## run A
Design top, start of the top module:
module top(
    input logic clk,         
    input logic rst,         
    output logic RGB_R,      
    output logic RGB_G,      
    output logic RGB_B       
);
Size in the first run: roughly 20000 um^2 of cells after synthesis.
Settings: LEC_CHECK=0, CAP_MARGIN=20, CORE_MARGIN=2, CORE_UTILIZATION=72, CTS_CLUSTER_DIAMETER=400, CTS_CLUSTER_SIZE=10, PLACE_DENSITY_LB_ADDON=0.05, SETUP_SLACK_MARGIN=-0.39, SLEW_MARGIN=20; clock period 11.0 ns.
run.sh (not shown) runs the stock make flow with config.mk's settings and CLKGATE_MAP_FILE=.
Ran to the end and failed final checks on negative setup slack: run A.
## Diff of input files: run B against run A
Settings: an added ABC_AREA of 1; a change of CTS_CLUSTER_DIAMETER from 400 to 398; a deleted PLACE_DENSITY_LB_ADDON that had been 0.05; an added PLACE_DENSITY of 0.35; a deleted CTS_CLUSTER_SIZE that had been 10; a deleted SETUP_SLACK_MARGIN that had been -0.39; a change of the clock period (ns, I/O delays scaled along) from 11.0 to 5.07.
- In run B relative to run A, number of instances in the placed design had gone up by more than 10%.
- Run B did not finish: a tool error stopped it during clock tree synthesis.
- In run B, synthesized area is lower than in run A.
- For the number of cells in Yosys stat, run B came in 337 higher than run A did.
- In the flow results for run A and run B, the xor/xnor cell area share of the yosys netlist is smaller on run B.
- Net count after synthesis, run A and run B, higher one = run B.
- For number of cells produced by synthesis, dividing the value from run A by the value from run B gives 0.877.
- Run B gives less starting utilization of the core area than run A did.
- Row and-or/or-and share of the synthesized area: run B lower / run A higher
- Summary: with run A as the reference, synthesis area per yosys in run B moved down slightly.
- Proportion of synthesized area in mux cells, run A and run B: larger value in run A
[inputs] run C vs run B
Settings: SETUP_SLACK_MARGIN now -0.39, previously not set; CTS_CLUSTER_DIAMETER no longer set, was 398; ABC_AREA no longer set, was 1; PLACE_DENSITY no longer set, was 0.35; CTS_CLUSTER_SIZE now 10, previously not set; the clock period (ns, I/O delays scaled along) now 11.0, was 5.07.
Looking at mean instance size in the synthesized netlist across run B and run C, the one that comes out higher is run C.
Relative to run B, the pre-CTS worst setup slack of run C is higher by 4940 ps.
Run C -> run B: core footprint flat
Going from run B to run C, post-synthesis share of cell area spent on full adders, half adders and majority gates has decreased; die footprint went up by 180 um^2; total nets after synthesis down 337; placed cell count saw a decrease; synthesized cell count went down by about 12%.
Run C vs run B, area figure in the yosys stat output went up by 130 um^2.
Synthesized cell area was lower in the run labelled run B.
Although run C finished all stages, its layout failed final checks on negative setup slack.
The following lists how run D was set up differently from run C:
Settings: CORE_UTILIZATION changed from 72 to 40; CTS_CLUSTER_SIZE removed (was 10); SETUP_SLACK_MARGIN removed (was -0.39); the clock period (ns, I/O delays scaled along) changed from 11.0 to 13.3.
## What came out
To summarise run C: no stage aborted, but the layout did not pass its checks, failing on negative setup slack.
Run D: no failed stages, no open violations at the end
Compared with run C, run D shows a combinational group power that is 21% lower.
Run D has more setup slack than run C.
Synthesis-to-finish area growth: run D vs run C down 5.7 points
Modified inputs, run E compared to run D
Settings: the clock period (ns, I/O delays scaled along): 13.3 -> 14.0.
==> comparison <==
Compared with run D, non-clock buffer count in run E decreased by more than a quarter. Met3 wire length: run E vs run D up about 1.9%. Total power, run E vs run D: down by a little under 10%. Compared to run D, the routing of run E uses less wire. Status: count of vias placed by the detailed router parity (run E, run D).

* * *

== exp/pepper ==
top again, from the RTL that the note above started with.
make LEC_CHECK=0 ABC_AREA=1 CAP_MARGIN=20 CELL_PAD_IN_SITES_GLOBAL_PLACEMENT=3 CORE_MARGIN=5 CORE_UTILIZATION=28 CTS_CLUSTER_SIZE=53 GPL_ROUTABILITY_DRIVEN=0 MIN_ROUTING_LAYER=met2 PLACE_DENSITY=0.66 SLEW_MARGIN=40 TNS_END_PERCENT=95 finish   # period 12.9 ns
Per the final summary, exp/pepper finished and its layout is clean on timing, DRC and antenna.
diff inputs: exp/pepper => exp/onyx
- clearing PLACE_DENSITY, which used to be 0.66
- swapping 95 for 5 in TNS_END_PERCENT
- clearing MIN_ROUTING_LAYER, which used to be met2
- clearing GPL_ROUTABILITY_DRIVEN, which used to be 0
- clearing CELL_PAD_IN_SITES_GLOBAL_PLACEMENT, which used to be 3
- clearing ABC_AREA, which used to be 1
- swapping 5 for 2 in CORE_MARGIN
- swapping 28 for 72 in CORE_UTILIZATION
- swapping 40 for 20 in SLEW_MARGIN
- clearing CTS_CLUSTER_SIZE, which used to be 53
- putting CTS_CLUSTER_DIAMETER at 391 where nothing was set
- swapping 12.9 for 10.6 in the clock period (ns, I/O delays scaled along)
### Flow results
- Final checks on exp/onyx, whose flow otherwise completed, came back failing, citing setup timing.
- exp/pepper reports its library cell contributing the largest single delay on the critical path as sky130_fd_sc_hd__xnor2_1 while exp/onyx reports sky130_fd_sc_hd__fa_1.
- Global-route usage | exp/onyx above exp/pepper
- Diff exp/pepper and exp/onyx: setup slack higher in exp/pepper
- The final reports for exp/onyx and exp/pepper show vias per cell higher in the former.
- In exp/onyx relative to exp/pepper, synthesized cell count had gone down by more than 10%.
- | fraction of power spent switching nets | exp/onyx vs exp/pepper | 0.79 points lower |
- Measured against exp/pepper, the cell area after placement of exp/onyx comes out at 1.08 times the reference value.
The inputs of exp/zinc differ from those of exp/onyx as listed below.
- removing CTS_CLUSTER_DIAMETER (formerly 391)
- setting PLACE_DENSITY to 0.35 for the first time
- removing TNS_END_PERCENT (formerly 5)
- changing CORE_UTILIZATION from 72 to 65
- changing the clock period (ns, I/O delays scaled along) from 10.6 to 5.07
==> comparison <==
Status(exp/zinc) = ERROR, stage = global routing. Number of buffers created by CTS: exp/onyx vs exp/zinc — no meaningful difference. Summary — width of the chip, exp/zinc relative to exp/onyx: higher, by 5.1%. The setup slack after placement number comes out higher for exp/onyx vs exp/zinc. In exp/zinc relative to exp/onyx, die size had gone up by more than 10%. Note that the post-cts resize count recorded for exp/onyx amounts to 0.52 times the value seen in exp/zinc.
Power is estimated from default activity; no workload was simulated.
